==> flow/design.v <==
`timescale 1ps/1ps
module geofence ( clk,reset,X,Y,valid,is_inside);
  input clk;
  input reset;
  input [9:0] X;
  input [9:0] Y;
  output reg valid;
  output reg is_inside;
  reg me;
  reg  signed [11:0] ma,mb;
  wire signed [23:0] mo; 
  wire mv;
  multi_div #(
    .SIZE_A(12),
    .SIZE_B(12),
    .SIGNED(1),
    .STEP_SIZE(1) 
  ) multi_u1(
    .clk(clk),.reset(reset),
    .en(me),
    .select(1'b0),
    .a(ma),
    .b(mb),
    .P(mo),
    .div_zero(),
    .Valid(mv),
    .Busy()
  );
  reg [2:0] state;
  reg [2:0] state_counter_0,state_counter_1;
  reg [2:0] state_step;
  reg [9:0] check_point [1:0];
  reg [9:0] geofence_point [5:0][1:0];
  reg       check_signed;
  reg signed [26:0] DATA_REG;
  parameter READ_DATA     = 0;
  parameter SORT_POINT    = 1;
  parameter CHECK_IN_SIDE = 2;
  parameter DATA_OUT      = 3;
  integer i;
  always @(posedge clk or posedge reset) begin
    if (reset) begin
      state <= READ_DATA;
      state_step <= 0;
      state_counter_0 <= 0;
      state_counter_1 <= 0;
      me <= 0;
      is_inside <= 1;
    end else begin
      case (state)
        READ_DATA:begin
          if(state_counter_0==0)begin
            check_point[0] <= X;
            check_point[1] <= Y;
            state_counter_0 <= state_counter_0 + 1;
          end
          else begin
            if(state_counter_0 == 6)begin
              state <= SORT_POINT;
              state_counter_0 <= 1;
              state_counter_1 <= 2;
              me <= 0;
            end
            else state_counter_0 <= state_counter_0 + 1;
            geofence_point[state_counter_0-1][0] <= X;
            geofence_point[state_counter_0-1][1] <= Y;
          end 
        end
        SORT_POINT:begin
          case(state_step)
            0:begin
              ma <= (geofence_point[state_counter_0][0] - geofence_point[0][0]) ;  
              mb <= (geofence_point[state_counter_1][1] - geofence_point[0][1]) ;  
              me <= 1;
              state_step <= state_step + 1;
            end
            1:begin
              me <= 0;
              if(mv)begin
                me <= 1;
                DATA_REG <= mo; 
                state_step <= state_step + 1;
                ma <= (geofence_point[state_counter_0][1] - geofence_point[0][1]) ;  
                mb <= (geofence_point[state_counter_1][0] - geofence_point[0][0]) ;  
              end
            end
            2:begin
              me <= 0;
              if(mv)begin
                DATA_REG <= $signed($signed(DATA_REG)-$signed(mo));
                state_step <= state_step + 1;
              end
            end
            3:begin
                if( $signed(DATA_REG) <= 0 )begin
                  geofence_point[state_counter_0][0] <= geofence_point[state_counter_1][0]; 
                  geofence_point[state_counter_0][1] <= geofence_point[state_counter_1][1]; 
                  geofence_point[state_counter_1][0] <= geofence_point[state_counter_0][0]; 
                  geofence_point[state_counter_1][1] <= geofence_point[state_counter_0][1]; 
                end
              state_step <= state_step + 1;
            end
            4:begin
              if(state_counter_0==4)begin
                state <= CHECK_IN_SIDE;
                state_counter_0 <= 0;
                state_counter_1 <= 0;
              end
              else if(state_counter_1==5)begin
                state_counter_0 <= state_counter_0 + 1;
                state_counter_1 <= state_counter_0 + 2;
              end 
              else begin
                state_counter_1 <= state_counter_1 + 1;
              end
              state_step <= 0;
            end
          endcase
        end
        CHECK_IN_SIDE:begin
          case(state_step)
            0:begin 
              ma <= (geofence_point[state_counter_0][0] - check_point[0] );
              mb <= (geofence_point[ ((state_counter_0+1)==6 ? 0:(state_counter_0+1)) ][1] - geofence_point[state_counter_0][1] );
              me <= 1;
              state_step <= state_step + 1;
            end
            1:begin
              me <= 0;
              if(mv)begin
                DATA_REG <= mo;
                state_step <= state_step + 1;
              end
            end
            2:begin
              ma <= (geofence_point[state_counter_0][1] - check_point[1] );
              mb <= (geofence_point[ ((state_counter_0+1)==6 ? 0:(state_counter_0+1)) ][0] - geofence_point[state_counter_0][0]);
              me <= 1;
              state_step <= state_step + 1;
            end
            3:begin
              me <= 0;
              if(mv)begin
                if(state_counter_0==0) begin
                  check_signed <= (($signed(DATA_REG)-$signed(mo))>0)? 1:0;
                  state_counter_0 <= state_counter_0 + 1;
                end
                else begin
                  if(check_signed != ((($signed(DATA_REG)-$signed(mo))>0)? 1:0) )begin
                    is_inside <= 0;
                    state <= DATA_OUT;
                  end else if(state_counter_0==5)begin
                    state <= DATA_OUT;
                  end else begin
                    state_counter_0 <= state_counter_0 + 1;
                  end
                end
                state_step <= 0;
              end
            end
          endcase
        end
        default begin
          state <= READ_DATA;
          state_step <= 0;
          state_counter_0 <= 0;
          state_counter_1 <= 0;
          me <= 0;
          is_inside <= 1;
        end
      endcase
    end
  end
  always@(*)begin
    valid <= (state == DATA_OUT) ? 1'b1:1'b0;
  end
endmodule
module multi_div
#(
  parameter SIZE_A = 128,
  parameter SIZE_B = 64,
  parameter SIGNED = 0,
  parameter STEP_SIZE = 1 
)(
  input wire clk,reset,
  input wire en,
  input wire select,
  input wire [SIZE_A-1:0] a,
  input wire [SIZE_B-1:0] b,
  output reg [SIZE_A+SIZE_B-1:0] P,
  output reg div_zero,
  output reg Valid,
  output reg Busy
);
  parameter READ_IN       = 0,
            CALCULATE     = 1,
            PREPARE_DATA  = 2,
            DATA_OUT      = 3;
  reg [1:0] state;
  reg [9:0] state_counter;
  reg neg_signed;
  reg [SIZE_A-1:0] data_b;
  reg [SIZE_A+SIZE_B:0] r;   
  always@(*)begin
    Valid <= (state == DATA_OUT) ? 1'b1:1'b0;
    Busy  <= (state == CALCULATE || state == PREPARE_DATA) ? 1'b1:1'b0;
  end
  always@(posedge clk or posedge reset)begin
    if(reset)begin
      state <= READ_IN;
      state_counter <= 0;
    end else begin
      case(state)
        READ_IN   :begin
          if(en)begin
            if(select && b==0)begin
              state <= DATA_OUT;
              div_zero <= 1;
            end else begin
              state <= CALCULATE;
              div_zero <= 0;
            end 
            state_counter <= 0;
          end  
        end
        CALCULATE :begin
          if(state_counter == (SIZE_A/STEP_SIZE)-1)begin
            state <= PREPARE_DATA;
            state_counter <= 0;
          end
          else begin
            state_counter <= state_counter + 1;
          end
        end
        PREPARE_DATA:begin
          state <= DATA_OUT;
          state_counter <= 0;
        end
        DATA_OUT  :begin
          state <= READ_IN;
          state_counter <= 0;
        end
        default begin
          state <= READ_IN;
          state_counter <= 0;
        end
      endcase
    end
  end
  reg [SIZE_A-1:0] na;
  reg [SIZE_B-1:0] nb;
  reg in_select;
  integer i;
  always@(posedge clk or posedge reset)begin
    if(reset)begin
      r = 0;
      data_b = 0;
			P = 0;
      neg_signed = 0;
    end else begin
      case(state)
        READ_IN   :begin
          if(en)begin
            if(SIGNED)begin
              neg_signed = a[SIZE_A-1] ^ b[SIZE_B-1];
              na = a[SIZE_A-1] ? -a:a;
              nb = b[SIZE_B-1] ? -b:b;
            end
            else begin
              na = a;
              nb = b;
            end
            r = {na,1'b0,{SIZE_B{1'b0}}};
            data_b = nb;
            in_select = select;
          end  
        end
        CALCULATE :begin
          for(i=0;i<STEP_SIZE;i=i+1)begin 
          	r = r[SIZE_A+SIZE_B] ? ((r<<1)+data_b) : (r<<1);
          end
        end
        PREPARE_DATA:begin
          P = r[SIZE_A+SIZE_B-1:0];
          if(neg_signed)begin
            P = -P;
          end
        end
      endcase
    end
  end
endmodule
==> flow/run.sh <==
#!/bin/bash
# the make line also repeats each setting of config.mk as NAME=value (left out here)
make -C /OpenROAD-flow-scripts/flow DESIGN_CONFIG=/design/flow/config.mk WORK_HOME=/design/flow/orfs CLKGATE_MAP_FILE= finish
==> flow/config.mk <==
export PLATFORM = sky130hd
export DESIGN_NAME = geofence
export DESIGN_NICKNAME = geofence
export VERILOG_FILES = /design/flow/design.v
export SDC_FILE = /design/flow/constraint.sdc
export NUM_CORES = 4
export LEC_CHECK = 0
export CAP_MARGIN = 20
export CORE_MARGIN = 2
export CORE_UTILIZATION = 68
export SETUP_SLACK_MARGIN = 1.09
export SLEW_MARGIN = 20
==> flow/constraint.sdc <==
create_clock -name core_clock -period 3.93 [get_ports {clk}]
set_input_delay 0.7860 -clock core_clock [delete_from_list [all_inputs] [get_ports {clk}]]
set_output_delay 0.7860 -clock core_clock [all_outputs]
set_load 0.01 [all_outputs]
==> results.toml, run 1 <==
# implementation run metrics
[status]
status = "aborted with a tool error"
lastStage = "global routing"
error = "[ERROR GRT-0232] Routing congestion too high. Check the congestion heatmap in the GUI."

[place]
place_area_mm2 = 0.0262
place_congestion = 1.07
hpwl_um = 64000
portBuffers = 23

[clock_tree]
htreeDepth = 2
clockBufferDepth = 3
clock_sinks = 281
cts_root_buf = "clkbuf_16"
cts_buffers = 34

[die]
die_width_um = 191
ios = 24
core_mm2 = 0.0345
die-area_mm2 = 0.0364
initial_core_util = 0.688
die_y_um = 191
row_count = 68

[yosys]
flop_cell = "edfxtp_1"
avgSynthCellArea_um2 = 8.38
ys_warn_count = 4
edf_count = 190
synth.logic.top_family = "AND-OR/OR-AND gates"
aoi_share = 0.251
ys_sh_simple = 0.171
top_area_frac = 0.241
ys_top_cells_by_count = "442 x nand2_1, 238 x o21ai_0, 207 x a21oi_1"
adder_share = 0.0845
fp_nets = 3005
synthXorXnorAreaFrac = 0.0421
top_area_cell = "edfxtp_1"
async_flop_share = 0.324
ys.flops = 281
mux_area_frac = 0.0538
synth_area_mm2 = 0.0237
synth-seq-area-share = 0.337
yosysMostFrequentCell = "nand2_1"
ys_cells = 2829
ys_types = 94
synth_chip_area_mm2 = 0.0237
synth.area.top_cells = "edfxtp_1 24%, dfrtp_1 9.3%, ha_1 7.6%, nand2_1 7.0%, o21ai_0 5.0%"
syn_inst = 2829

[global_routing]
grt_usage = 0.766
gr-total-overflow = 27
[metal layers]
layer / GRT overflow / global-route usage
met3: 9 / 0.633
met2: 4 / 0.909
met1: 1 / 0.793
met4: 10 / 0.685
met5: 3 / 0.426
[timing repair]
action                                  in CTS
hold buffers                                 0
pin swaps                                  146
gates resized                              226
endpoints found under the setup margin     246
buffers inserted                           107
[metrics by stage]
stage,worst slack [ps],setup TNS [ps],utilization,instances
after detailed placement,-426,-2680,0.759,3378
after global placement,-305,-1740,0.759,3378
after floorplan,-78.3,-396,-,2829
after CTS,-206,-1210,0.841,3543
==> inputs of run 2 (changes only) <==
Settings changed: CORE_UTILIZATION 68 to 40, SETUP_SLACK_MARGIN 1.09 to default.
Clock period 3.93 ns to 5.5 ns, I/O delays scaled along.
==> run 2 against run 1 <==
  * Now clean on timing, DRC and antenna
  * Synthesized area unchanged
  * Die area rose by 68%
  * Synthesized cell count unchanged
==> results.toml, run 2 <==
# implementation run metrics
[yosys]
top_area_cell = "edfxtp_1"
syn_inst = 2829
flop_cell = "edfxtp_1"
edf_count = 190
aoi_share = 0.251
yosysMostFrequentCell = "nand2_1"
ys_sh_simple = 0.171
synth-seq-area-share = 0.337
fp_nets = 3005
avgSynthCellArea_um2 = 8.38
top_area_frac = 0.241
ys_cells = 2829
synthXorXnorAreaFrac = 0.0421
mux_area_frac = 0.0538
ys_top_cells_by_count = "442 x nand2_1, 238 x o21ai_0, 207 x a21oi_1"
synth.area.top_cells = "edfxtp_1 24%, dfrtp_1 9.3%, ha_1 7.6%, nand2_1 7.0%, o21ai_0 5.0%"
async_flop_share = 0.324
synth_chip_area_mm2 = 0.0237
synth.logic.top_family = "AND-OR/OR-AND gates"
synth_area_mm2 = 0.0237
adder_share = 0.0845
ys.flops = 281
ys_types = 94
ys_warn_count = 4

[drt]
wl_per_cell_um = 25.9
n_antenna_cell = 0
drt_first_pass_iters = 9
drtAntennaViolNets = 0
vias_per_cell = 6.29
vias = 22600
drc = 0
wirelength_um = 93300
drtIter0Drc = 2758

[power_and_ir_drop]
p_leak_nw = 10.5
powerDensity_mw_per_mm2 = 188
p_sw_frac = 0.226
pg_seq_mw = 2.26
p_switching_mw = 1.11
power_leader = "clock"
p_clk_frac = 0.518
pg_clk_mw = 2.55
vdd_drop_max_mv = 0.249
p_comb_uw = 116
power_frac_seq = 0.458
intPower_mw = 3.81
comb_power_share = 0.024

[sta]
hold_ws_ps = 474
rsz0062_at_grt = "false"
fin_ws_ps = 337
skew_ps = 33.6
setup_viol = 0
worst_pin_slew_ps = 1110
slew_viol_final = 0
fin_crit_ps = 5160
hold_viol = 0
relSlewSlack = 0.260
fin_crit_sh = 0.939
fmax_ghz = 0.194

[global_routing]
use_met3 = 0.0503
grt_first_pass_wirelength_um = 139000
gr-usage-met1 = 0.403
grt_pass1_vias = 21800
grt_usage = 0.303
top_usage_layer = "met2"
met2_usage = 0.486
antenna_found_initial = 3
gr-total-overflow = 0
grt_max_degree = 103

[critical_path]
crit_slowest_cell = "dfrtp_1"
startpoint = "state_counter_0[1]"
worstPathArrival_ps = 5440
crit_buf_inv = 3
cp_data_required_time_ps = 5780
ff2ff_setup_slack_ps = 340
crit_type = "flip-flop to flip-flop"
r2r_start = "state_counter_0[1]"
reg2reg_to = "ma[9]"
crit_fanout = 23
r2r_cells = 19
critPathLaunchType = "flip-flop"
crit_end = "ma[9]"
max_stage_delay_ps = 470
cp.depth = 19
critPathTopFamily = "AND-OR/OR-AND gates"
worstPathCellList = "inv_1 > ha_2 > buf_4 > buf_4 > mux2_2 > a222oi_1 > nand2_1 > mux2_2 > ha_1 > a21boi_0 > o21ai_0 > a21boi_0 > o21ai_0 > nand2b_1 > a21o_1 > a21oi_1 > xnor2_1 > mux2i_1 > mux2i_1"
end_kind = "flip-flop"

[clock_tree]
clock_sinks = 281
cts_tree = "yes"
clockBufferDepth = 3
clk_pin_slew_ps = 60
clock_latency_ps = 580
cts_buffers = 38
htreeDepth = 2
cts_root_buf = "clkbuf_16"
cts_hold_buf = 0

[die]
row_count = 89
die_y_um = 247
initial_core_util = 0.403
die_width_um = 247
core_mm2 = 0.0588
die-area_mm2 = 0.0612
ios = 24

[final_layout]
final_cell_count_no_fill = 3599
utilization = 0.446
final_nets = 2973
finalInstanceArea_mm2 = 0.0262
area_growth_pct = 10.6
fill_cells = 5702

[min_path]
whs_path_depth = 1
hold_start = "state[3]"
hold_class = "flip-flop to flip-flop"
min_to = "state[0]"

[place]
portBuffers = 23
pre_cts_slack_ps = 332
place_area_mm2 = 0.0249
place_congestion = 1.01
dp_cells = 3530
hpwl_um = 70100

[status]
status = "no timing/DRC/antenna violations"

[flow_run]
tool_warnings = 45
drv_cap = 0
[run 2: timing repair]
item | 4_1_cts | 5_1_grt
buffers inserted | 0 | 0
setup endpoints to repair | 0 | 4
resized | 0 | 10
[run 2: per-layer routing]
layer | part of all wire | wire length (um)
met1 | 0.42 | 39400
met2 | 0.45 | 41900
met3 | 0.085 | 7910
met4 | 0.044 | 4090
met5 | 0 | 0
[run 2: per-stage QoR]
stage / power (mW) / setup TNS [ps]
final: 4.92 / 0
after global routing: 5.06 / 0
after CTS: 4.96 / 0
after detailed placement: 2.41 / 0
after global placement: 2.41 / 0
after floorplan: 2.35 / -555
[run 2: final cells by class]
cell class / count / area [um^2] / share of cell area
flip-flops and latches: 281 / 7990 / 0.305
multi-input cells: 2190 / 14400 / 0.549
inverters: 169 / 637 / 0.0243
well taps: 773 / 967 / 0.0369
repair buffers: 117 / 973 / 0.0371
clock inverters: 14 / 163 / 0.00620
clock buffers: 55 / 1080 / 0.0414
==> inputs of run 3 (changes only) <==
Settings changed: ABC_AREA from default to 1, CORE_UTILIZATION 40 to 70, PLACE_DENSITY_LB_ADDON from default to 0.19.
Clock period 5.5 ns to 3.82 ns, I/O delays scaled along.
==> run 3 against run 2 <==
  * The run now fails in global routing
  * Synthesized cell count is 14% higher
  * Synthesized area is 0.39% lower
  * Die area shrank 42%
==> results.toml, run 3 <==
# implementation run metrics
[yosys]
synth.logic.top_family = "AND-OR/OR-AND gates"
syn_inst = 3218
aoi_share = 0.253
fp_nets = 3394
flop_cell = "edfxtp_1"
ys.flops = 281
top_area_frac = 0.242
ys_warn_count = 4
avgSynthCellArea_um2 = 7.34
edf_count = 190
async_flop_share = 0.324
synthXorXnorAreaFrac = 0.0223
adder_share = 0.0848
ys_cells = 3218
synth_area_mm2 = 0.0236
synth-seq-area-share = 0.338
synth_chip_area_mm2 = 0.0236
ys_top_cells_by_count = "672 x nand2_1, 460 x inv_1, 283 x o21ai_0"
top_area_cell = "edfxtp_1"
synth.area.top_cells = "edfxtp_1 24%, nand2_1 11%, dfrtp_1 9.3%, ha_1 7.6%, inv_1 7.3%"
ys_types = 66
ys_sh_simple = 0.202
mux_area_frac = 0.000477
yosysMostFrequentCell = "nand2_1"

[status]
error = "[ERROR GRT-0116] Global routing finished with congestion. Check the congestion regions in the DRC Viewer."
status = "aborted with a tool error"
lastStage = "global routing"

[clock_tree]
clock_sinks = 281
cts_root_buf = "clkbuf_16"
clockBufferDepth = 3
htreeDepth = 1
cts_buffers = 31
cts_hold_buf = 0

[place]
place_area_mm2 = 0.0264
hpwl_um = 70300
portBuffers = 23
pre_cts_slack_ps = -249
dp_cells = 3874
place_congestion = 1.31

[die]
die_y_um = 188
die_width_um = 188
row_count = 67
ios = 24
die-area_mm2 = 0.0352
initial_core_util = 0.708
core_mm2 = 0.0334

[global_routing]
grt_usage = 0.603
gr-total-overflow = 14
==> run 3: layer usage <==
metal | GRT overflow | track usage
met1 | 0 | 0.642
met3 | 0 | 0.367
met2 | 7 | 0.815
met5 | 0 | 0.115
met4 | 7 | 0.545
==> run 3: repair_timing <==
item,4_1_cts
buffers inserted,29
endpoints found under the setup margin,11
resized,94
endpoints found under the hold margin,0
pin swaps,31
cloned,1
==> inputs of run 4 (changes only) <==
Settings changed: ABC_AREA 1 to default, CAP_MARGIN 20 to 30, CELL_PAD_IN_SITES_DETAIL_PLACEMENT from default to 0, CORE_UTILIZATION 70 to 51, GPL_TIMING_DRIVEN from default to 1, PLACE_DENSITY from default to 0.46, PLACE_DENSITY_LB_ADDON 0.19 to default, SLEW_MARGIN 20 to 10.
Clock period 3.82 ns to 3.37 ns, I/O delays scaled along.
==> run 4 against run 3 <==
  * The layout now fails its checks (negative setup slack)
  * Synthesized area rose by 0.39%
  * Die area is 37% higher
  * Synthesized cell count shrank 12%
==> results.toml, run 4 <==
# implementation run metrics
[sta]
fin_crit_sh = 1.25
relSlewSlack = 0.342
rsz0062_at_grt = "true"
worst_pin_slew_ps = 983
fin_ws_ps = -850
fin_crit_ps = 4220
fmax_ghz = 0.237
slew_viol_final = 0
hold_viol = 0
skew_ps = 31.0
setup_viol = 26

[critical_path]
critPathLaunchType = "flip-flop"
crit_type = "flip-flop to flip-flop"
critPathTopFamily = "AND-OR/OR-AND gates"
r2r_start = "state_counter_0[1]"
reg2reg_to = "mb[9]"
startpoint = "state_counter_0[1]"
crit_slowest_cell = "dfrtp_2"
cp_data_required_time_ps = 3680
worstPathArrival_ps = 4530
max_stage_delay_ps = 450
crit_end = "mb[9]"
r2r_cells = 23
crit_buf_inv = 0
worstPathCellList = "ha_4 > nor2b_4 > or2_4 > nand2_2 > o21ai_4 > a222oi_1 > nand2_2 > nor2_1 > o21ai_1 > o31a_1 > ha_1 > nor2b_1 > o21ai_2 > a21boi_2 > o21ai_2 > a21boi_2 > o21ai_1 > nand2b_1 > a21o_1 > a21oi_2 > xnor2_1 > mux2i_1 > mux2i_1"
ff2ff_setup_slack_ps = -850
end_kind = "flip-flop"
crit_fanout = 5
cp.depth = 23

[clock_tree]
clock_sinks = 281
cts_tree = "yes"
htreeDepth = 2
clock_latency_ps = 590
cts_hold_buf = 0
cts_root_buf = "clkbuf_16"
cts_buffers = 36
clk_pin_slew_ps = 60
clockBufferDepth = 3

[power_and_ir_drop]
p_comb_uw = 185
p_leak_nw = 12.6
powerDensity_mw_per_mm2 = 262
intPower_mw = 6.09
vdd_drop_max_mv = 0.372
pg_clk_mw = 4.01
power_leader = "clock"
p_clk_frac = 0.509
power.total_mw = 7.88
p_sw_frac = 0.227
power_frac_seq = 0.467
pg_seq_mw = 3.68
comb_power_share = 0.023
p_switching_mw = 1.78

[status]
failed_checks = "negative setup slack"
status = "failed layout checks"

[yosys]
synth.logic.top_family = "AND-OR/OR-AND gates"
syn_inst = 2829
ys_cells = 2829
fp_nets = 3005
top_area_frac = 0.241
ys_sh_simple = 0.171
synthXorXnorAreaFrac = 0.0421
top_area_cell = "edfxtp_1"
flop_cell = "edfxtp_1"
adder_share = 0.0845
synth-seq-area-share = 0.337
synth_area_mm2 = 0.0237
mux_area_frac = 0.0538
synth.area.top_cells = "edfxtp_1 24%, dfrtp_1 9.3%, ha_1 7.6%, nand2_1 7.0%, o21ai_0 5.0%"
ys_types = 94
async_flop_share = 0.324
ys_top_cells_by_count = "442 x nand2_1, 238 x o21ai_0, 207 x a21oi_1"
aoi_share = 0.251
ys.flops = 281
yosysMostFrequentCell = "nand2_1"
ys_warn_count = 4
edf_count = 190
synth_chip_area_mm2 = 0.0237
avgSynthCellArea_um2 = 8.38

[global_routing]
grt_first_pass_wirelength_um = 139000
antenna_found_initial = 1
grt_max_degree = 130
grt_usage = 0.377
grt_pass1_vias = 23600
gr-total-overflow = 0

[final_layout]
area_growth_pct = 26.9
fill_cells = 3711
final_nets = 3362
utilization = 0.658
final_cell_count_no_fill = 3814

[place]
hpwl_um = 69100
place_congestion = 1.03
portBuffers = 23
dp_cells = 3675

[die]
row_count = 78
die_y_um = 220
die-area_mm2 = 0.0482
die_width_um = 220
core_mm2 = 0.0457
initial_core_util = 0.519
ios = 24

[drt]
n_antenna_cell = 0
drt_first_pass_iters = 10
vias_per_cell = 6.38
drc = 0
drtIter0Drc = 2827
wl_per_cell_um = 24.1
vias = 24300
wirelength_um = 91700
drtAntennaViolNets = 0

[min_path]
hold_start = "multi_u1.data_b[3]"
min_to = "multi_u1.data_b[3]"
hold_class = "flip-flop to flip-flop"
whs_path_depth = 2

[flow_run]
drv_cap = 0
tool_warnings = 49
run 4: area by class of cell:
type	count	area (um^2)	share of cell area
multi-input cells	2190	15400	0.511
clock buffers	50	1050	0.0348
inverters	169	659	0.0219
flip-flops and latches	281	8000	0.266
well taps	600	751	0.0250
clock inverters	16	166	0.00553
repair buffers	508	4090	0.136
run 4: metal layers:
layer,up-vias,part of all wire,GRT usage
met5,-,0,0
met4,0,0.050,0.174
met3,311,0.086,0.0551
met2,1359,0.47,0.637
met1,11600,0.39,0.477
li1,11100,-,-
run 4: what timing repair did:
item | CTS | global route
endpoints found under the setup margin | 36 | 40
cloned | 0 | 0
setup buffers | 65 | 15
gates resized | 138 | 78
pin swaps | 81 | 29
run 4: per-stage QoR:
stage | instance area (um^2) | setup TNS [ps] | hold WS [ps] | worst slack, ps
detailed placement | 27500 | -14030 | 482 | -1040
global placement | 27500 | -11970 | 462 | -929
global route | 30100 | -15470 | 512 | -1050
finish | 30100 | -11660 | 483 | -850
CTS | 29700 | -9530 | 491 | -764
floorplan | 24200 | -9850 | 410 | -638
==> inputs of run 5 (changes only) <==
Settings changed: ABC_AREA from default to 0, CAP_MARGIN 30 to 35, CELL_PAD_IN_SITES_DETAIL_PLACEMENT 0 to 2, CELL_PAD_IN_SITES_GLOBAL_PLACEMENT from default to 2, CORE_ASPECT_RATIO from default to 0.61, CORE_MARGIN 2 to 5, CORE_UTILIZATION 51 to 64, CTS_CLUSTER_DIAMETER from default to 115, CTS_CLUSTER_SIZE from default to 90, GPL_TIMING_DRIVEN 1 to default, HOLD_SLACK_MARGIN from default to 0.19, MAX_ROUTING_LAYER from default to met4, MIN_ROUTING_LAYER from default to met2, PLACE_DENSITY 0.46 to default, PLACE_DENSITY_LB_ADDON from default to 0.14, SETUP_SLACK_MARGIN from default to 0.4, SLEW_MARGIN 10 to 0.
Clock period 3.37 ns to 7.2 ns, I/O delays scaled along.
==> run 5 against run 4 <==
  * Die area fell by 15%
  * The flow now stops in global placement without I/O
  * Synthesized area stayed put
  * Synthesized cell count is the same
==> results.toml, run 5 <==
# implementation run metrics
[yosys]
ys_top_cells_by_count = "442 x nand2_1, 238 x o21ai_0, 207 x a21oi_1"
top_area_frac = 0.241
top_area_cell = "edfxtp_1"
synthXorXnorAreaFrac = 0.0421
yosysMostFrequentCell = "nand2_1"
ys_cells = 2829
mux_area_frac = 0.0538
ys.flops = 281
synth.logic.top_family = "AND-OR/OR-AND gates"
ys_types = 94
synth.area.top_cells = "edfxtp_1 24%, dfrtp_1 9.3%, ha_1 7.6%, nand2_1 7.0%, o21ai_0 5.0%"
adder_share = 0.0845
ys_warn_count = 4
synth-seq-area-share = 0.337
async_flop_share = 0.324
aoi_share = 0.251
synth_area_mm2 = 0.0237
ys_sh_simple = 0.171
avgSynthCellArea_um2 = 8.38
edf_count = 190
flop_cell = "edfxtp_1"
fp_nets = 3005
syn_inst = 2829
synth_chip_area_mm2 = 0.0237

[status]
status = "aborted with a tool error"
error = "[ERROR FLW-0024] Place density exceeds 1.0 (current PLACE_DENSITY_LB_ADDON =  0.14). Please check if the value of  PLACE_DENSITY_LB_ADDON is between 0 and 0.99."
lastStage = "global placement without I/O"

[die]
row_count = 55
initial_core_util = 0.644
die_width_um = 256
die-area_mm2 = 0.0411
core_mm2 = 0.0368
die_y_um = 160
==> inputs of run 6 (changes only) <==
Settings changed: ABC_AREA 0 to default, CAP_MARGIN 35 to 20, CELL_PAD_IN_SITES_DETAIL_PLACEMENT 2 to default, CELL_PAD_IN_SITES_GLOBAL_PLACEMENT 2 to default, CORE_ASPECT_RATIO 0.61 to default, CORE_MARGIN 5 to 2, CORE_UTILIZATION 64 to 72, CTS_CLUSTER_DIAMETER 115 to 28, CTS_CLUSTER_SIZE 90 to 50, HOLD_SLACK_MARGIN 0.19 to -0.1, MIN_ROUTING_LAYER met2 to default, PLACE_DENSITY from default to 0.63, PLACE_DENSITY_LB_ADDON 0.14 to default, SETUP_SLACK_MARGIN 0.4 to 1.09, SLEW_MARGIN 0 to 20, TNS_END_PERCENT from default to 5.
Clock period 7.2 ns to 3.95 ns, I/O delays scaled along.
==> run 6 against run 5 <==
  * The run fails in global routing
  * Die area shrank 16%
  * Synthesized cell count stayed put
  * Synthesized area unchanged
==> results.toml, run 6 <==
# implementation run metrics
[yosys]
fp_nets = 3005
yosysMostFrequentCell = "nand2_1"
synth_area_mm2 = 0.0237
top_area_frac = 0.241
avgSynthCellArea_um2 = 8.38
syn_inst = 2829
aoi_share = 0.251
synthXorXnorAreaFrac = 0.0421
synth_chip_area_mm2 = 0.0237
ys_cells = 2829
synth-seq-area-share = 0.337
flop_cell = "edfxtp_1"
adder_share = 0.0845
ys_types = 94
ys_top_cells_by_count = "442 x nand2_1, 238 x o21ai_0, 207 x a21oi_1"
ys.flops = 281
ys_sh_simple = 0.171
synth.logic.top_family = "AND-OR/OR-AND gates"
async_flop_share = 0.324
top_area_cell = "edfxtp_1"
synth.area.top_cells = "edfxtp_1 24%, dfrtp_1 9.3%, ha_1 7.6%, nand2_1 7.0%, o21ai_0 5.0%"
ys_warn_count = 4
edf_count = 190
mux_area_frac = 0.0538

[die]
row_count = 66
die_width_um = 185
ios = 24
initial_core_util = 0.730
core_mm2 = 0.0325
die_y_um = 185
die-area_mm2 = 0.0344

[place]
hpwl_um = 61300
place_congestion = 1.16
dp_cells = 3348
portBuffers = 23

[status]
lastStage = "global routing"
error = "[ERROR GRT-0232] Routing congestion too high. Check the congestion heatmap in the GUI."
status = "aborted with a tool error"

[clock_tree]
cts_root_buf = "clkbuf_16"
clock_sinks = 281
clockBufferDepth = 3
htreeDepth = 3
cts_buffers = 72

[global_routing]
gr-total-overflow = 747
grt_usage = 0.938
==> run 6: per-layer routing <==
| metal | track usage | GRT overflow |
|---|---|---|
| met1 | 0.896 | 44 |
| met2 | 1.05 | 412 |
| met3 | 0.825 | 47 |
| met4 | 0.994 | 244 |
| met5 | - | - |
==> run 6: repair_timing <==
action	CTS
endpoints found under the setup margin	199
hold buffers	0
pin swaps	65
hold endpoints to repair	0
gates resized	90
buffers inserted	41
==> run 6: through the flow <==
stage,worst slack (ps),area (um^2)
global placement,-298,25900
floorplan,-59.4,24100
detailed placement,-372,25900
CTS,-280,29100
==> inputs of run 7 (changes only) <==
Settings changed: ABC_AREA from default to 1, CELL_PAD_IN_SITES_GLOBAL_PLACEMENT from default to 3, CORE_ASPECT_RATIO from default to 1.14, CORE_UTILIZATION 72 to 40, CTS_CLUSTER_DIAMETER 28 to 122, CTS_CLUSTER_SIZE 50 to default, GPL_ROUTABILITY_DRIVEN from default to 0, GPL_TIMING_DRIVEN from default to 0, HOLD_SLACK_MARGIN -0.1 to -0.02, PLACE_DENSITY 0.63 to default, PLACE_DENSITY_LB_ADDON from default to 0.07, SETUP_SLACK_MARGIN 1.09 to -0.38, TNS_END_PERCENT 5 to default.
Clock period 3.95 ns to 5.18 ns, I/O delays scaled along.
==> run 7 against run 6 <==
  * The layout now fails its checks (negative setup slack)
  * Synthesized cell count increased by 14%
  * Synthesized area shrank 0.39%
  * Die area grew 77%
==> results.toml, run 7 <==
# implementation run metrics
[yosys]
synth-seq-area-share = 0.338
synth_chip_area_mm2 = 0.0236
avgSynthCellArea_um2 = 7.34
synth_area_mm2 = 0.0236
flop_cell = "edfxtp_1"
ys_warn_count = 4
synth.logic.top_family = "AND-OR/OR-AND gates"
aoi_share = 0.253
ys_top_cells_by_count = "672 x nand2_1, 460 x inv_1, 283 x o21ai_0"
synthXorXnorAreaFrac = 0.0223
syn_inst = 3218
fp_nets = 3394
mux_area_frac = 0.000477
ys_sh_simple = 0.202
synth.area.top_cells = "edfxtp_1 24%, nand2_1 11%, dfrtp_1 9.3%, ha_1 7.6%, inv_1 7.3%"
ys_types = 66
edf_count = 190
ys.flops = 281
async_flop_share = 0.324
yosysMostFrequentCell = "nand2_1"
top_area_frac = 0.242
ys_cells = 3218
top_area_cell = "edfxtp_1"
adder_share = 0.0848

[power_and_ir_drop]
vdd_drop_max_mv = 0.235
intPower_mw = 4.09
pg_clk_mw = 2.77
power_frac_seq = 0.449
power.total_mw = 5.33
powerDensity_mw_per_mm2 = 201
comb_power_share = 0.032
p_switching_mw = 1.25
p_leak_nw = 11.1
p_comb_uw = 169
p_clk_frac = 0.519
power_leader = "clock"
p_sw_frac = 0.234
pg_seq_mw = 2.39

[critical_path]
startpoint = "state_counter_0[1]"
cp_data_required_time_ps = 5530
r2r_cells = 21
worstPathCellList = "inv_1 > ha_1 > buf_2 > nand2_1 > nand2_1 > clkbuf_1 > o211ai_1 > o21ai_2 > ha_1 > inv_1 > fa_1 > nand3_1 > nand3_1 > a21oi_1 > o21bai_1 > nand2_1 > nand2_1 > a21oi_1 > nor2_1 > nand3b_1 > a31oi_1"
crit_type = "flip-flop to flip-flop"
crit_buf_inv = 4
worstPathArrival_ps = 5680
critPathTopFamily = "AND-OR/OR-AND gates"
r2r_start = "state_counter_0[1]"
cp.depth = 21
crit_end = "ma[8]"
crit_fanout = 10
reg2reg_to = "ma[8]"
max_stage_delay_ps = 650
ff2ff_setup_slack_ps = -150
critPathLaunchType = "flip-flop"
end_kind = "flip-flop"
crit_slowest_cell = "clkbuf_1"
crit_top_cell = "nand2_1"

[min_path]
hold_start = "multi_u1.state[1]"
whs_path_depth = 0
min_to = "multi_u1.state[3]"
hold_class = "flip-flop to flip-flop"

[die]
initial_core_util = 0.402
die_y_um = 263
row_count = 95
ios = 24
core_mm2 = 0.0587
die-area_mm2 = 0.0610
die_width_um = 232

[drt]
drtAntennaViolNets = 0
vias = 25100
vias_per_cell = 6.09
wirelength_um = 112000
wl_per_cell_um = 27.2
drc = 0
drt_first_pass_iters = 6
drtIter0Drc = 2922

[sta]
rsz0062_at_grt = "true"
relSlewSlack = 0.194
fin_crit_sh = 1.03
fin_tns_setup_ps = -731
hold_ws_ps = 380
setup_viol = 8
fin_ws_ps = -146
skew_ps = 37.9
hold_viol = 0
fin_crit_ps = 5330
fmax_ghz = 0.188
slew_viol_final = 0
worst_pin_slew_ps = 1210

[global_routing]
antenna_found_initial = 1
grt_first_pass_wirelength_um = 160000
gr-total-overflow = 0
grt_pass1_vias = 24000
grt_usage = 0.373
grt_max_degree = 33

[clock_tree]
clock_sinks = 281
cts_tree = "yes"
cts_root_buf = "clkbuf_16"
post_cts_buffers = 0
clock_latency_ps = 600
clk_pin_slew_ps = 70
clockBufferDepth = 3
cts_buffers = 36
htreeDepth = 2
cts_hold_buf = 0

[final_layout]
finalInstanceArea_mm2 = 0.0265
fill_cells = 6139
area_growth_pct = 12.3
final_cell_count_no_fill = 4114
final_nets = 3486

[place]
hpwl_um = 86000
portBuffers = 23
dp_cells = 4047
place_area_mm2 = 0.0252

[status]
failed_checks = "negative setup slack"
status = "failed layout checks"

[flow_run]
drv_cap = 0
tool_warnings = 43
-- run 7: layout make-up --
class / count / area, um^2 / share of cell area
repair buffers: 54 / 515 / 0.0194
multi-input cells: 2329 / 13500 / 0.507
plain buffers: 110 / 463 / 0.0175
inverters: 498 / 1880 / 0.0708
diodes: 1 / 2.50 / 0.0000944
well taps: 776 / 971 / 0.0366
clock buffers: 43 / 958 / 0.0361
clock inverters: 22 / 289 / 0.0109
flip-flops and latches: 281 / 7990 / 0.301
-- run 7: metrics by stage --
stage	util	worst slack, ps
after global routing	0.452	-396
after floorplan	-	-83.3
after CTS	0.451	-292
final	0.452	-146
after detailed placement	0.429	-579
after global placement	0.423	-4080
-- run 7: per-layer routing --
metal	track usage	vias to the layer above	share of wire	routed length [um]
li1	-	11400	-	-
met4	0.264	0	0.088	9860
met2	0.589	1409	0.46	51100
met1	0.425	11800	0.37	41500
met5	-	-	0	0
met3	0.0681	414	0.086	9600
-- run 7: timing repair --
item                       4_1_cts  5_1_grt
setup endpoints to repair        7        9
resized                          4       12
pin swaps                        0        0
cloned                           0        0
==> inputs of run 8 (changes only) <==
Settings changed: ABC_AREA 1 to default, CELL_PAD_IN_SITES_GLOBAL_PLACEMENT 3 to default, CORE_ASPECT_RATIO 1.14 to default, CORE_UTILIZATION 40 to 70, CTS_CLUSTER_DIAMETER 122 to default, GPL_ROUTABILITY_DRIVEN 0 to default, GPL_TIMING_DRIVEN 0 to default, HOLD_SLACK_MARGIN -0.02 to -0.1, MAX_ROUTING_LAYER met4 to default, PLACE_DENSITY from default to 0.63, PLACE_DENSITY_LB_ADDON 0.07 to default, SETUP_SLACK_MARGIN -0.38 to -0.25, TNS_END_PERCENT from default to 5.
Clock period 5.18 ns to 4.17 ns, I/O delays scaled along.
==> run 8 against run 7 <==
  * Still fails the layout checks on negative setup slack
  * Sequential power up 24%
  * Sequential share of layout area down 1.1 points
  * Synthesized cell count down 12%
  * Fmax up 18%
  * Synthesized area up 0.39%
  * Critical endpoint is now mb[9]
  * Critical path depth up 3
  * Largest power group unchanged
  * Clock skew down 21 ps
  * Highest routed layer is now met5
  * Non-clock buffer count up 125
==> results.toml, run 8 <==
# implementation run metrics
[status]
status = "failed layout checks"
failed_checks = "negative setup slack"

[critical_path]
startpoint = "state_counter_0[2]"
max_stage_delay_ps = 440
r2r_cells = 24
crit_slowest_cell = "dfrtp_2"
crit_type = "flip-flop to flip-flop"
cp.depth = 24
critPathTopFamily = "AND-OR/OR-AND gates"
crit_top_cell = "buf_4"
reg2reg_to = "mb[9]"
ff2ff_setup_slack_ps = -330
crit_buf_inv = 3
crit_end = "mb[9]"
end_kind = "flip-flop"
critPathLaunchType = "flip-flop"
crit_fanout = 4
worstPathArrival_ps = 4770
r2r_start = "state_counter_0[2]"
worstPathCellList = "buf_4 > buf_4 > nor2b_4 > nor2_2 > or2_1 > nor2_2 > a21oi_2 > and2_4 > buf_4 > a221o_1 > nor2b_1 > ha_1 > nor2b_1 > o21ai_2 > a21boi_2 > o21ai_1 > a21boi_0 > o21ai_1 > nand2b_1 > a21o_1 > a21oi_2 > xnor2_1 > mux2i_1 > mux2i_1"
cp_data_required_time_ps = 4440

[global_routing]
grt_first_pass_wirelength_um = 134000
gr-total-overflow = 0
grt_max_degree = 80
grt_pass1_vias = 24100
grt_usage = 0.485
antenna_found_initial = 4

[clock_tree]
clk_pin_slew_ps = 70
htreeDepth = 2
cts_tree = "yes"
cts_buffers = 34
clock_sinks = 281
cts_root_buf = "clkbuf_16"
cts_hold_buf = 0
clockBufferDepth = 3
clock_latency_ps = 540

[power_and_ir_drop]
p_switching_mw = 1.38
powerDensity_mw_per_mm2 = 227
pg_seq_mw = 2.97
intPower_mw = 4.88
comb_power_share = 0.025
p_leak_nw = 11.4
p_clk_frac = 0.500
vdd_drop_max_mv = 0.330
power_frac_seq = 0.475
power_leader = "clock"
p_sw_frac = 0.221
p_comb_uw = 154
pg_clk_mw = 3.13

[yosys]
synth_chip_area_mm2 = 0.0237
adder_share = 0.0845
fp_nets = 3005
ys_sh_simple = 0.171
ys_types = 94
ys_warn_count = 4
yosysMostFrequentCell = "nand2_1"
top_area_frac = 0.241
synth.logic.top_family = "AND-OR/OR-AND gates"
ys_cells = 2829
synth-seq-area-share = 0.337
ys.flops = 281
aoi_share = 0.251
synth.area.top_cells = "edfxtp_1 24%, dfrtp_1 9.3%, ha_1 7.6%, nand2_1 7.0%, o21ai_0 5.0%"
syn_inst = 2829
edf_count = 190
async_flop_share = 0.324
ys_top_cells_by_count = "442 x nand2_1, 238 x o21ai_0, 207 x a21oi_1"
avgSynthCellArea_um2 = 8.38
synth_area_mm2 = 0.0237
mux_area_frac = 0.0538
flop_cell = "edfxtp_1"
synthXorXnorAreaFrac = 0.0421
top_area_cell = "edfxtp_1"

[drt]
wirelength_um = 89500
drtIter0Drc = 3736
drt_first_pass_iters = 10
wl_per_cell_um = 26.1
vias = 25000
drc = 0
drtAntennaViolNets = 0
vias_per_cell = 7.29

[die]
ios = 24
die-area_mm2 = 0.0354
initial_core_util = 0.709
core_mm2 = 0.0334
row_count = 67
die_y_um = 188
die_width_um = 188

[final_layout]
finalInstanceArea_mm2 = 0.0275
area_growth_pct = 16.2
final_cell_count_no_fill = 3435
final_nets = 3141

[sta]
fmax_ghz = 0.222
hold_viol = 0
rsz0062_at_grt = "true"
fin_crit_sh = 1.08
skew_ps = 16.7
fin_ws_ps = -330
slew_viol_final = 0
worst_pin_slew_ps = 1130
fin_crit_ps = 4500
relSlewSlack = 0.246
setup_viol = 12

[place]
place_congestion = 1.07
portBuffers = 23
place_area_mm2 = 0.0256
hpwl_um = 62400
dp_cells = 3352

[flow_run]
drv_cap = 0
tool_warnings = 47

[min_path]
hold_start = "state[3]"
min_to = "state[0]"
hold_class = "flip-flop to flip-flop"
whs_path_depth = 1
==> run 8: timing repair <==
item | CTS | global route
pin swaps | 9 | 57
gates cloned | 0 | 1
buffers inserted | 4 | 24
resized | 55 | 152
hold endpoints to repair | 0 | 0
endpoints found under the setup margin | 10 | 12
==> run 8: per-layer routing <==
layer  GRT usage  share of wire
met4       0.308          0.081
met5           0        0.00015
met2       0.787           0.45
met3       0.126           0.13
met1       0.575           0.34
==> run 8: area by class of cell <==
cell class	instances	area [um^2]
clock buffer	38	887
multi-input combinational	2190	14900
clock inverter	18	238
antenna	2	5.00
timing repair buffer	289	2310
sequential	281	8000
fill	1977	5910
tap	448	561
inverter	169	643
==> run 8: per-stage QoR <==
step	hold WS, ps	worst slack (ps)	setup TNS (ps)	power (mW)	util
after floorplan	410	-562	-3430	3.10	-
after global placement	445	-374	-2210	3.17	0.765
after detailed placement	478	-768	-5020	3.18	0.765
after CTS	478	-253	-1900	6.21	0.803
after global routing	500	-463	-4330	6.34	0.823
final	480	-330	-1960	6.26	0.823
==> inputs of run 9 (changes only) <==
Settings changed: ABC_AREA from default to 0, CAP_MARGIN 20 to 0, CELL_PAD_IN_SITES_GLOBAL_PLACEMENT from default to 0, CORE_ASPECT_RATIO from default to 1.14, CORE_UTILIZATION 70 to 40, CTS_CLUSTER_DIAMETER from default to 122, CTS_CLUSTER_SIZE from default to 97, GPL_ROUTABILITY_DRIVEN from default to 1, GPL_TIMING_DRIVEN from default to 0, HOLD_SLACK_MARGIN -0.1 to -0.02, MAX_ROUTING_LAYER from default to met4, MIN_ROUTING_LAYER from default to met2, PLACE_DENSITY 0.63 to default, PLACE_DENSITY_LB_ADDON from default to 0.07, SETUP_SLACK_MARGIN -0.25 to -0.38, TNS_END_PERCENT 5 to default.
Clock period 4.17 ns to 5.18 ns, I/O delays scaled along.
==> run 9 against run 8 <==
  * The run now fails in global routing
  * Synthesized area stayed put
  * Synthesized cell count is the same
  * Die area increased by 73%
==> results.toml, run 9 <==
# implementation run metrics
[clock_tree]
cts_root_buf = "clkbuf_16"
clockBufferDepth = 3
htreeDepth = 1
cts_buffers = 14
clock_sinks = 281
cts_resized = 78
cts_hold_buf = 0
post_cts_buffers = 0

[yosys]
ys.flops = 281
top_area_frac = 0.241
flop_cell = "edfxtp_1"
top_area_cell = "edfxtp_1"
synth_chip_area_mm2 = 0.0237
ys_types = 94
synthXorXnorAreaFrac = 0.0421
ys_sh_simple = 0.171
ys_top_cells_by_count = "442 x nand2_1, 238 x o21ai_0, 207 x a21oi_1"
mux_area_frac = 0.0538
synth-seq-area-share = 0.337
aoi_share = 0.251
avgSynthCellArea_um2 = 8.38
adder_share = 0.0845
yosysMostFrequentCell = "nand2_1"
async_flop_share = 0.324
fp_nets = 3005
synth.area.top_cells = "edfxtp_1 24%, dfrtp_1 9.3%, ha_1 7.6%, nand2_1 7.0%, o21ai_0 5.0%"
ys_cells = 2829
ys_warn_count = 4
edf_count = 190
synth.logic.top_family = "AND-OR/OR-AND gates"
syn_inst = 2829
synth_area_mm2 = 0.0237

[global_routing]
grt_usage = 0.638
gr-total-overflow = 5

[die]
die_y_um = 264
row_count = 95
die_width_um = 232
core_mm2 = 0.0587
initial_core_util = 0.404
die-area_mm2 = 0.0612
ios = 24

[status]
error = "[ERROR GRT-0116] Global routing finished with congestion. Check the congestion regions in the DRC Viewer."
status = "aborted with a tool error"
lastStage = "global routing"

[place]
portBuffers = 23
place_congestion = 1.24
hpwl_um = 89900
-- run 9: routing by layer --
layer  track usage  overflow
met4         0.401         0
met5             -         -
met2         0.712         0
met1             -         -
met3         0.687         5
-- run 9: per-stage QoR --
step	instances	util	worst slack [ps]	area [um^2]	hold slack, ps
3_3_place_gp	3628	0.424	-2650	24900	454
3_5_place_dp	3641	0.430	-2220	25200	478
2_1_floorplan	2829	-	-281	23700	410
4_1_cts	3658	0.442	-375	25900	506
==> inputs of run 10 (changes only) <==
Settings changed: ABC_AREA 0 to default, CAP_MARGIN 0 to 20, CELL_PAD_IN_SITES_GLOBAL_PLACEMENT 0 to default, CORE_ASPECT_RATIO 1.14 to default, CORE_UTILIZATION 40 to 70, CTS_CLUSTER_DIAMETER 122 to 31, CTS_CLUSTER_SIZE 97 to 31, GPL_ROUTABILITY_DRIVEN 1 to default, GPL_TIMING_DRIVEN 0 to default, HOLD_SLACK_MARGIN -0.02 to default, MAX_ROUTING_LAYER met4 to default, MIN_ROUTING_LAYER met2 to default, PLACE_DENSITY_LB_ADDON 0.07 to default, SETUP_SLACK_MARGIN -0.38 to default.
Clock period 5.18 ns to 3.85 ns, I/O delays scaled along.
==> run 10 against run 9 <==
  * The run again fails in global routing
  * Synthesized cell count is the same
  * Die area is 42% lower
  * Synthesized area is the same
==> results.toml, run 10 <==
# implementation run metrics
[yosys]
top_area_cell = "edfxtp_1"
synth_area_mm2 = 0.0237
ys_top_cells_by_count = "442 x nand2_1, 238 x o21ai_0, 207 x a21oi_1"
synth-seq-area-share = 0.337
avgSynthCellArea_um2 = 8.38
edf_count = 190
flop_cell = "edfxtp_1"
mux_area_frac = 0.0538
adder_share = 0.0845
ys_types = 94
syn_inst = 2829
synth.logic.top_family = "AND-OR/OR-AND gates"
top_area_frac = 0.241
aoi_share = 0.251
ys_warn_count = 4
async_flop_share = 0.324
synth_chip_area_mm2 = 0.0237
fp_nets = 3005
synthXorXnorAreaFrac = 0.0421
yosysMostFrequentCell = "nand2_1"
ys.flops = 281
synth.area.top_cells = "edfxtp_1 24%, dfrtp_1 9.3%, ha_1 7.6%, nand2_1 7.0%, o21ai_0 5.0%"
ys_cells = 2829
ys_sh_simple = 0.171

[status]
lastStage = "global routing"
status = "aborted with a tool error"
error = "[ERROR GRT-0232] Routing congestion too high. Check the congestion heatmap in the GUI."

[clock_tree]
htreeDepth = 2
cts_buffers = 59
cts_root_buf = "clkbuf_16"
clock_sinks = 281
clockBufferDepth = 3

[die]
die_y_um = 188
initial_core_util = 0.709
die_width_um = 188
row_count = 67
die-area_mm2 = 0.0354
core_mm2 = 0.0334
ios = 24

[global_routing]
gr-total-overflow = 8
grt_usage = 0.746

[place]
pre_cts_slack_ps = -521
hpwl_um = 63400
place_congestion = 1.06
portBuffers = 23
dp_cells = 3370
==> run 10: routing by layer <==
metal  GRT overflow  global-route usage
met1              0               0.784
met2              4               0.905
met5              0               0.313
met3              2               0.606
met4              2               0.634
==> run 10: what timing repair did <==
action / 4_1_cts
gates resized: 120
hold buffers: 0
setup endpoints to repair: 15
pin swaps: 59
buffers inserted: 27
==> run 10: metrics by stage <==
stage	utilization	area (um^2)	setup TNS [ps]
2_1_floorplan	-	24100	-779
3_3_place_gp	0.779	26100	-2300
3_5_place_dp	0.779	26100	-3350
4_1_cts	0.861	28800	-1510
==> inputs of run 11 (changes only) <==
Settings changed: ABC_AREA from default to 1, CTS_CLUSTER_DIAMETER 31 to 37, CTS_CLUSTER_SIZE 31 to 15, HOLD_SLACK_MARGIN from default to 0.3, PLACE_DENSITY_LB_ADDON from default to 0.2, SETUP_SLACK_MARGIN from default to 1.24, TNS_END_PERCENT from default to 5.
Clock period 3.85 ns to 4.43 ns, I/O delays scaled along.
==> run 11 against run 10 <==
  * The run again fails in global routing
  * Synthesized area decreased by 0.39%
  * Die area decreased by 0.38%
  * Synthesized cell count is 14% higher
==> results.toml, run 11 <==
# implementation run metrics
[yosys]
top_area_frac = 0.242
synth-seq-area-share = 0.338
mux_area_frac = 0.000477
syn_inst = 3218
synthXorXnorAreaFrac = 0.0223
synth.area.top_cells = "edfxtp_1 24%, nand2_1 11%, dfrtp_1 9.3%, ha_1 7.6%, inv_1 7.3%"
top_area_cell = "edfxtp_1"
ys_sh_simple = 0.202
ys_cells = 3218
async_flop_share = 0.324
synth.logic.top_family = "AND-OR/OR-AND gates"
ys_top_cells_by_count = "672 x nand2_1, 460 x inv_1, 283 x o21ai_0"
ys.flops = 281
edf_count = 190
ys_warn_count = 4
aoi_share = 0.253
adder_share = 0.0848
avgSynthCellArea_um2 = 7.34
synth_chip_area_mm2 = 0.0236
synth_area_mm2 = 0.0236
yosysMostFrequentCell = "nand2_1"
fp_nets = 3394
ys_types = 66
flop_cell = "edfxtp_1"

[clock_tree]
cts_root_buf = "clkbuf_16"
clockBufferDepth = 3
htreeDepth = 2
clock_sinks = 281
cts_buffers = 52

[place]
hpwl_um = 65700
portBuffers = 23
dp_cells = 3674
place_area_mm2 = 0.0248
place_congestion = 1.29
pre_cts_slack_ps = 57.3

[die]
row_count = 67
die_width_um = 188
core_mm2 = 0.0334
ios = 24
die-area_mm2 = 0.0352
initial_core_util = 0.708
die_y_um = 188

[status]
lastStage = "global routing"
status = "aborted with a tool error"
error = "[ERROR GRT-0232] Routing congestion too high. Check the congestion heatmap in the GUI."

[global_routing]
gr-total-overflow = 116
grt_usage = 0.691
[run 11: what timing repair did]
action / in CTS
gates resized: 149
buffers inserted: 55
hold buffers: 0
gates cloned: 1
setup endpoints to repair: 97
pin swaps: 45
[run 11: routing by layer]
metal  GRT overflow  GRT usage
met2             65      0.870
met1              4      0.726
met4             44      0.652
met5              0      0.136
met3              3      0.501
==> inputs of run 12 (changes only) <==
Settings changed: ABC_AREA 1 to default, CAP_MARGIN 20 to 10, CELL_PAD_IN_SITES_GLOBAL_PLACEMENT from default to 3, CORE_ASPECT_RATIO from default to 0.55, CORE_UTILIZATION 70 to 34, CTS_CLUSTER_DIAMETER 37 to 306, CTS_CLUSTER_SIZE 15 to 94, GPL_ROUTABILITY_DRIVEN from default to 0, GPL_TIMING_DRIVEN from default to 0, HOLD_SLACK_MARGIN 0.3 to default, MAX_ROUTING_LAYER from default to met4, MIN_ROUTING_LAYER from default to met2, PLACE_DENSITY_LB_ADDON 0.2 to default, SETUP_SLACK_MARGIN 1.24 to default, SLEW_MARGIN 20 to 15, TNS_END_PERCENT 5 to 60.
Clock period 4.43 ns to 5.5 ns, I/O delays scaled along.
==> run 12 against run 11 <==
  * The run again fails in global routing
  * Synthesized area grew 0.39%
  * Die area grew 100%
  * Synthesized cell count shrank 12%
==> results.toml, run 12 <==
# implementation run metrics
[yosys]
syn_inst = 2829
mux_area_frac = 0.0538
synth.area.top_cells = "edfxtp_1 24%, dfrtp_1 9.3%, ha_1 7.6%, nand2_1 7.0%, o21ai_0 5.0%"
async_flop_share = 0.324
ys_warn_count = 4
aoi_share = 0.251
ys_top_cells_by_count = "442 x nand2_1, 238 x o21ai_0, 207 x a21oi_1"
ys.flops = 281
synth-seq-area-share = 0.337
top_area_frac = 0.241
avgSynthCellArea_um2 = 8.38
fp_nets = 3005
adder_share = 0.0845
synth_area_mm2 = 0.0237
synthXorXnorAreaFrac = 0.0421
synth_chip_area_mm2 = 0.0237
ys_types = 94
synth.logic.top_family = "AND-OR/OR-AND gates"
ys_cells = 2829
yosysMostFrequentCell = "nand2_1"
flop_cell = "edfxtp_1"
top_area_cell = "edfxtp_1"
ys_sh_simple = 0.171
edf_count = 190

[status]
status = "aborted with a tool error"
lastStage = "global routing"
error = "[ERROR GRT-0116] Global routing finished with congestion. Check the congestion regions in the DRC Viewer."

[die]
die_y_um = 200
row_count = 71
initial_core_util = 0.345
ios = 24
die-area_mm2 = 0.0719
die_width_um = 360
core_mm2 = 0.0687

[global_routing]
grt_usage = 0.800
gr-total-overflow = 2010

[clock_tree]
clockBufferDepth = 3
cts_buffers = 6
cts_root_buf = "clkbuf_16"
clock_sinks = 281
cts_hold_buf = 0
htreeDepth = 1

[place]
pre_cts_slack_ps = -2280
portBuffers = 23
place_area_mm2 = 0.0255
hpwl_um = 104000
run 12: metrics by stage:
stage / std cells / utilization
after floorplan: 2829 / -
after global placement: 3764 / 0.365
after detailed placement: 3782 / 0.371
after CTS: 3802 / 0.380
run 12: timing repair:
| action | CTS |
|---|---|
| setup buffers | 17 |
| endpoints found under the hold margin | 0 |
| gates resized | 117 |
| setup endpoints to repair | 29 |
| pin swaps | 3 |
run 12: layer usage:
| metal | GRT usage | GRT overflow |
|---|---|---|
| met4 | 0.409 | 55 |
| met3 | 1.02 | 1904 |
| met5 | - | - |
| met2 | 0.800 | 51 |
| met1 | - | - |
==> inputs of run 13 (changes only) <==
Settings changed: CAP_MARGIN 10 to 20, CELL_PAD_IN_SITES_GLOBAL_PLACEMENT 3 to default, CORE_ASPECT_RATIO 0.55 to default, CORE_UTILIZATION 34 to 40, CTS_CLUSTER_DIAMETER 306 to default, CTS_CLUSTER_SIZE 94 to default, GPL_ROUTABILITY_DRIVEN 0 to default, GPL_TIMING_DRIVEN 0 to default, MAX_ROUTING_LAYER met4 to default, MIN_ROUTING_LAYER met2 to default, SLEW_MARGIN 15 to 20, TNS_END_PERCENT 60 to default.
Clock period 5.5 ns to 3.41 ns, I/O delays scaled along.
==> run 13 against run 12 <==
  * Die area is 15% lower
  * Synthesized area stayed put
  * Synthesized cell count stayed put
  * The layout now fails its checks (negative setup slack)
==> results.toml, run 13 <==
# implementation run metrics
[status]
status = "failed layout checks"
failed_checks = "negative setup slack"

[yosys]
adder_share = 0.0845
top_area_cell = "edfxtp_1"
ys_sh_simple = 0.171
ys_cells = 2829
top_area_frac = 0.241
synth.logic.top_family = "AND-OR/OR-AND gates"
syn_inst = 2829
ys_warn_count = 4
synth_area_mm2 = 0.0237
ys.flops = 281
synth_chip_area_mm2 = 0.0237
ys_types = 94
ys_top_cells_by_count = "442 x nand2_1, 238 x o21ai_0, 207 x a21oi_1"
synth.area.top_cells = "edfxtp_1 24%, dfrtp_1 9.3%, ha_1 7.6%, nand2_1 7.0%, o21ai_0 5.0%"
synth-seq-area-share = 0.337
aoi_share = 0.251
yosysMostFrequentCell = "nand2_1"
mux_area_frac = 0.0538
async_flop_share = 0.324
flop_cell = "edfxtp_1"
synthXorXnorAreaFrac = 0.0421
avgSynthCellArea_um2 = 8.38
fp_nets = 3005
edf_count = 190

[power_and_ir_drop]
powerDensity_mw_per_mm2 = 259
p_leak_nw = 12.6
p_sw_frac = 0.229
comb_power_share = 0.023
vdd_drop_max_mv = 0.270
power_leader = "clock"
p_switching_mw = 1.82
p_comb_uw = 182
power_frac_seq = 0.459
power.total_mw = 7.92
p_clk_frac = 0.518
intPower_mw = 6.11
pg_clk_mw = 4.10
pg_seq_mw = 3.64

[global_routing]
gr-usage-met1 = 0.388
top_usage_layer = "met2"
met2_usage = 0.501
grt_usage = 0.306
grt_max_degree = 142
use_met3 = 0.0524
gr-total-overflow = 0
antenna_found_initial = 2
grt_first_pass_wirelength_um = 143000
grt_pass1_vias = 23900

[sta]
setup_viol = 24
fmax_ghz = 0.225
hold_viol = 0
fin_tns_setup_ps = -13820
fin_ws_ps = -1030
relSlewSlack = 0.370
skew_ps = 27.7
rsz0062_at_grt = "true"
worst_pin_slew_ps = 942
fin_crit_ps = 4440
fin_crit_sh = 1.30
slew_viol_final = 0

[critical_path]
crit_slowest_cell = "dfrtp_2"
crit_end = "mb[10]"
max_stage_delay_ps = 480
ff2ff_setup_slack_ps = -1030
startpoint = "state_counter_0[1]"
r2r_start = "state_counter_0[1]"
end_kind = "flip-flop"
worstPathArrival_ps = 4860
r2r_cells = 25
crit_top_cell = "o21ai_1"
critPathLaunchType = "flip-flop"
reg2reg_to = "mb[10]"
cp.depth = 25
cp_data_required_time_ps = 3830
crit_type = "flip-flop to flip-flop"
critPathTopFamily = "AND-OR/OR-AND gates"
crit_fanout = 6
crit_buf_inv = 1

[flow_run]
drv_cap = 0
tool_warnings = 47

[die]
die_y_um = 247
row_count = 89
die_width_um = 247
ios = 24
core_mm2 = 0.0588
die-area_mm2 = 0.0612
initial_core_util = 0.403

[clock_tree]
clock_latency_ps = 580
clk_pin_slew_ps = 60
cts_tree = "yes"
cts_buffers = 38
clock_sinks = 281
htreeDepth = 2
clockBufferDepth = 3
cts_root_buf = "clkbuf_16"

[drt]
wirelength_um = 95700
vias_per_cell = 6.07
wl_per_cell_um = 24.0
drc = 0
drtAntennaViolNets = 0
n_antenna_cell = 0
drtIter0Drc = 2981
vias = 24200
drt_first_pass_iters = 6

[place]
hpwl_um = 71400
place_congestion = 1.05
dp_cells = 3821
portBuffers = 23
pre_cts_slack_ps = -1100

[final_layout]
area_growth_pct = 28.9
final_cell_count_no_fill = 3981
fill_cells = 5411
final_nets = 3356

[min_path]
hold_start = "state[3]"
hold_class = "flip-flop to flip-flop"
whs_path_depth = 1
min_to = "state[0]"
## run 13: per-layer routing
metal / part of all wire / vias up
met5: 0.00011 / -
met4: 0.056 / 2
met3: 0.085 / 310
met2: 0.46 / 1215
met1: 0.40 / 11600
li1: - / 11000
## run 13: cell type report
class	count	area (um^2)	share of cell area
Tap cell	773	967	0.0317
Sequential cell	281	8000	0.262
Timing Repair Buffer	499	4140	0.136
Multi-Input combinational cell	2191	15500	0.508
Inverter	169	661	0.0216
Clock buffer	48	1070	0.0351
Clock inverter	20	191	0.00627
## run 13: per-stage QoR
stage | hold WS, ps | cell area (um^2) | utilization
finish | 475 | 30500 | 0.520
detailed placement | 458 | 27500 | 0.468
floorplan | 410 | 24200 | -
global route | 498 | 30500 | 0.520
CTS | 472 | 29700 | 0.505
global placement | 456 | 27500 | 0.468
## run 13: timing repair
item | 4_1_cts | 5_1_grt
hold buffers | 0 | 0
cloned | 1 | 0
endpoints found under the setup margin | 38 | 44
gates resized | 132 | 124
buffers inserted | 63 | 39
pin swaps | 85 | 126
==> inputs of run 14 (changes only) <==
Settings changed: ABC_AREA from default to 1, CAP_MARGIN 20 to 40, CELL_PAD_IN_SITES_DETAIL_PLACEMENT from default to 0, CELL_PAD_IN_SITES_GLOBAL_PLACEMENT from default to 0, CORE_UTILIZATION 40 to 72, CTS_CLUSTER_DIAMETER from default to 307, CTS_CLUSTER_SIZE from default to 90, PLACE_DENSITY_LB_ADDON from default to 0.01, SLEW_MARGIN 20 to 25.
Clock period 3.41 ns to 3.76 ns, I/O delays scaled along.
==> run 14 against run 13 <==
  * The run now fails in global routing
  * Synthesized cell count increased by 14%
  * Die area down 44%
  * Synthesized area down 0.39%
==> results.toml, run 14 <==
# implementation run metrics
[yosys]
fp_nets = 3394
ys_warn_count = 4
ys_cells = 3218
async_flop_share = 0.324
yosysMostFrequentCell = "nand2_1"
aoi_share = 0.253
synth_area_mm2 = 0.0236
synth.logic.top_family = "AND-OR/OR-AND gates"
top_area_cell = "edfxtp_1"
ys_top_cells_by_count = "672 x nand2_1, 460 x inv_1, 283 x o21ai_0"
synth.area.top_cells = "edfxtp_1 24%, nand2_1 11%, dfrtp_1 9.3%, ha_1 7.6%, inv_1 7.3%"
synth_chip_area_mm2 = 0.0236
syn_inst = 3218
edf_count = 190
synthXorXnorAreaFrac = 0.0223
avgSynthCellArea_um2 = 7.34
ys_sh_simple = 0.202
adder_share = 0.0848
ys_types = 66
mux_area_frac = 0.000477
top_area_frac = 0.242
flop_cell = "edfxtp_1"
synth-seq-area-share = 0.338
ys.flops = 281

[clock_tree]
htreeDepth = 1
clock_sinks = 281
cts_hold_buf = 0
cts_buffers = 7
cts_root_buf = "clkbuf_16"
clockBufferDepth = 3

[place]
portBuffers = 23
place_area_mm2 = 0.0263
hpwl_um = 69600
place_congestion = 1.30

[status]
status = "aborted with a tool error"
error = "[ERROR GRT-0232] Routing congestion too high. Check the congestion heatmap in the GUI."
lastStage = "global routing"

[die]
die_width_um = 185
ios = 24
die_y_um = 185
die-area_mm2 = 0.0343
row_count = 66
initial_core_util = 0.728
core_mm2 = 0.0325

[global_routing]
grt_usage = 0.684
gr-total-overflow = 45
[run 14: through the flow]
step                      cells  TNS (ps)  total power [mW]  setup slack [ps]   util
after global placement     3850      -674              3.55              -188  0.808
after CTS                  3908      -489              4.79              -150  0.841
after detailed placement   3854     -2240              3.56              -405  0.810
after floorplan            3218    -38490              3.47              -396      -
[run 14: timing repair]
action | in CTS
hold endpoints to repair | 0
endpoints found under the setup margin | 14
pin swaps | 48
gates resized | 118
gates cloned | 1
setup buffers | 46
[run 14: layer usage]
metal / track usage / overflow
met5: 0.277 / 0
met4: 0.573 / 25
met3: 0.504 / 2
met2: 0.854 / 18
met1: 0.737 / 0
Power figures rest on the tool's default switching activity, not on a simulated workload.
